==> v22 <==
## conv_mac_unit
module conv_mac_unit (
	input wire aclk,
	input wire aresetn,
	input wire aclken,
	input wire[1:0] calfmt,
	input wire[8*16-1:0] mac_in_ftm,
	input wire[8*16-1:0] mac_in_wgt,
	input wire mac_in_ftm_masked,
	input wire[1:0] mac_in_info_along,
	input wire mac_in_valid,
	output wire[7:0] mac_out_exp,
	output wire[39:0] mac_out_frac,
	output wire[1:0] mac_out_info_along,
	output wire mac_out_valid
);
	localparam integer ATOMIC_C = 8;
	wire[ATOMIC_C*16-1:0] mul_op_a;
	wire[ATOMIC_C*16-1:0] mul_op_b;
	wire mul_ce;
	wire[ATOMIC_C*32-1:0] mul_res;
	conv_mac_cell #(
		.ATOMIC_C(ATOMIC_C),
		.EN_SMALL_FP16("true"),
		.INFO_ALONG_WIDTH(2),
		.SIM_DELAY(0)
	)mac_cell_u(
		.aclk(aclk),
		.aresetn(aresetn),
		.aclken(aclken),
		.calfmt(calfmt),
		.mac_in_ftm(mac_in_ftm),
		.mac_in_wgt(mac_in_wgt),
		.mac_in_ftm_masked(mac_in_ftm_masked),
		.mac_in_info_along(mac_in_info_along),
		.mac_in_valid(mac_in_valid),
		.mac_out_exp(mac_out_exp),
		.mac_out_frac(mac_out_frac),
		.mac_out_info_along(mac_out_info_along),
  ...
Settings: LEC_CHECK=0, CAP_MARGIN=30, CORE_ASPECT_RATIO=0.71, CORE_MARGIN=2, CORE_UTILIZATION=72, CTS_CLUSTER_SIZE=43, GPL_ROUTABILITY_DRIVEN=1, PLACE_DENSITY=0.65, SETUP_SLACK_MARGIN=-0.35, SLEW_MARGIN=20; clock period 5.63 ns.
run.sh (not shown) runs the stock make flow with config.mk's settings and CLKGATE_MAP_FILE=.
==> inputs of v3, as changes to v22 <==
CAP_MARGIN = 15   (was 30)
CORE_ASPECT_RATIO = unset   (was 0.71)
CTS_CLUSTER_SIZE = unset   (was 43)
PLACE_DENSITY = 0.71   (was 0.65)
SETUP_SLACK_MARGIN = 0.8   (was -0.35)
==> flow/constraint.sdc (replaced) <==
create_clock -name core_clock -period 6.95 [get_ports {aclk}]
set_input_delay 1.3900 -clock core_clock [delete_from_list [all_inputs] [get_ports {aclk}]]
set_output_delay 1.3900 -clock core_clock [all_outputs]
set_load 0.01 [all_outputs]
==> results <==
In v3 the sequential power is smaller than in v22, by about 20%. Count of clock-buffer cells in the layout: v22 is higher than v3 (1). Synthesized cell count is the same in v22 and v3. In v3 the hold slack is higher than in v22, by 270 ps. Setup slack: v3 is better than v22 (1400 ps). Of v3 and v22, v22 has the higher power (gap 26%, measured against v22). v3 went through all stages and came out clean. v22 finished but failed the layout checks on negative setup slack.

* * *

==> run A <==
Starting RTL as in the previous note.
// conv_mac_unit
module conv_mac_unit (
	input wire aclk,
	input wire aresetn,
	input wire aclken,
	input wire[1:0] calfmt,
	input wire[8*16-1:0] mac_in_ftm,
	input wire[8*16-1:0] mac_in_wgt,
	input wire mac_in_ftm_masked,
	input wire[1:0] mac_in_info_along,
	input wire mac_in_valid,
	output wire[7:0] mac_out_exp,
	output wire[39:0] mac_out_frac,
	output wire[1:0] mac_out_info_along,
	output wire mac_out_valid
);
	localparam integer ATOMIC_C = 8;
	wire[ATOMIC_C*16-1:0] mul_op_a;
	wire[ATOMIC_C*16-1:0] mul_op_b;
	wire mul_ce;
	wire[ATOMIC_C*32-1:0] mul_res;
	conv_mac_cell #(
		.ATOMIC_C(ATOMIC_C),
		.EN_SMALL_FP16("true"),
		.INFO_ALONG_WIDTH(2),
		.SIM_DELAY(0)
	)mac_cell_u(
		.aclk(aclk),
		.aresetn(aresetn),
		.aclken(aclken),
		.calfmt(calfmt),
		.mac_in_ftm(mac_in_ftm),
		.mac_in_wgt(mac_in_wgt),
		.mac_in_ftm_masked(mac_in_ftm_masked),
		.mac_in_info_along(mac_in_info_along),
		.mac_in_valid(mac_in_valid),
		.mac_out_exp(mac_out_exp),
		.mac_out_frac(mac_out_frac),
		.mac_out_info_along(mac_out_info_along),
		.mac_out_valid(mac_out_valid),
		.mul_op_a(mul_op_a),
		.mul_op_b(mul_op_b),
		.mul_ce(mul_ce),
		.mul_res(mul_res)
	);
	genvar mul_i;
	generate
		for(mul_i = 0;mul_i < ATOMIC_C;mul_i = mul_i + 1)
		begin:mul_blk
			signed_mul #(
				.op_a_width(16),
				.op_b_width(16),
				.output_width(32),
				.en_in_reg("false"),
				.en_out_reg("false"),
				.simulation_delay(0)
			)mul_u(
				.clk(aclk),
				.ce_in_reg(1'b0),
				.ce_mul(mul_ce),
				.ce_out_reg(1'b0),
				.op_a(mul_op_a[mul_i*16+15:mul_i*16]),
				.op_b(mul_op_b[mul_i*16+15:mul_i*16]),
  ...
clock: 10.1 ns
lec_check: 0
abc_area: 1
cap_margin: 20
cell_pad_in_sites_global_placement: 3
core_margin: 10
core_utilization: 61
cts_cluster_diameter: 146
max_routing_layer: met5
min_routing_layer: met2
slew_margin: 20
==> run F (differences from run A) <==
ABC_AREA = not set   (was 1)
CELL_PAD_IN_SITES_GLOBAL_PLACEMENT = not set   (was 3)
CORE_MARGIN = 2   (was 10)
CORE_UTILIZATION = 72   (was 61)
CTS_CLUSTER_DIAMETER = 382   (was 146)
MAX_ROUTING_LAYER = not set   (was met5)
MIN_ROUTING_LAYER = not set   (was met2)
PLACE_DENSITY = 0.42   (was not set)
==> flow/constraint.sdc (replaced) <==
create_clock -name core_clock -period 5.08 [get_ports {aclk}]
set_input_delay 1.0160 -clock core_clock [delete_from_list [all_inputs] [get_ports {aclk}]]
set_output_delay 1.0160 -clock core_clock [all_outputs]
set_load 0.01 [all_outputs]
==> run E (differences from run A) <==
ABC_AREA = not set   (was 1)
CELL_PAD_IN_SITES_GLOBAL_PLACEMENT = not set   (was 3)
CORE_MARGIN = 2   (was 10)
CORE_UTILIZATION = 40   (was 61)
CTS_CLUSTER_DIAMETER = not set   (was 146)
MAX_ROUTING_LAYER = not set   (was met5)
MIN_ROUTING_LAYER = not set   (was met2)
==> flow/constraint.sdc (replaced) <==
create_clock -name core_clock -period 7.0 [get_ports {aclk}]
set_input_delay 1.4000 -clock core_clock [delete_from_list [all_inputs] [get_ports {aclk}]]
set_output_delay 1.4000 -clock core_clock [all_outputs]
set_load 0.01 [all_outputs]
==> summary of the runs <==
Run E passed the timing, design-rule and antenna checks. Run A stopped in 3_1_place_gp_skip_io. Run F never finished: it broke off in 5_1_grt. Area after synthesis is the same in run F and run E. Synthesized cell count: run F is lower than run A (18%). Between run A and run E, the lower die area is in run A (gap 27%, measured against run E).
==> figures <==
| quantity | run A | run F | run E |
|---|---|---|---|
| Adder Area Share | 33.3% | 34.9% | 34.9% |
| Simple-Gate Fraction of Synth Area | 15.6% | 14.3% | 14.3% |
| CORE AREA | 267,000 um2 | 217,000 um2 | 389,000 um2 |
| Die boundary width | 538 um | 470 um | 629 um |
| Detailed-placement wirelength estimate | - | 375 mm | 339 mm |
| Distinct lib cells | 66 | 91 | 91 |
| Share of Yosys cell area claimed by the top area cell type | 25.9% | 27.1% | 27.1% |
| Post-Synthesis Cell Area | 164,000 um2 | 156,000 um2 | 156,000 um2 |
| Status | stopped before the end | stopped before the end | finished clean |
| Failing step | 3_1_place_gp_skip_io | 5_1_grt | - |
| Number of levels in the clock H-tree | - | 4 | 4 |
| CTS sink cnt | - | 1,395 | 1,395 |
| Mux area share | 0% | 1.71% | 1.71% |
| YS chip area | 164,000 um2 | 156,000 um2 | 156,000 um2 |
No activity file was given, so power comes from the tool's default toggle rates.
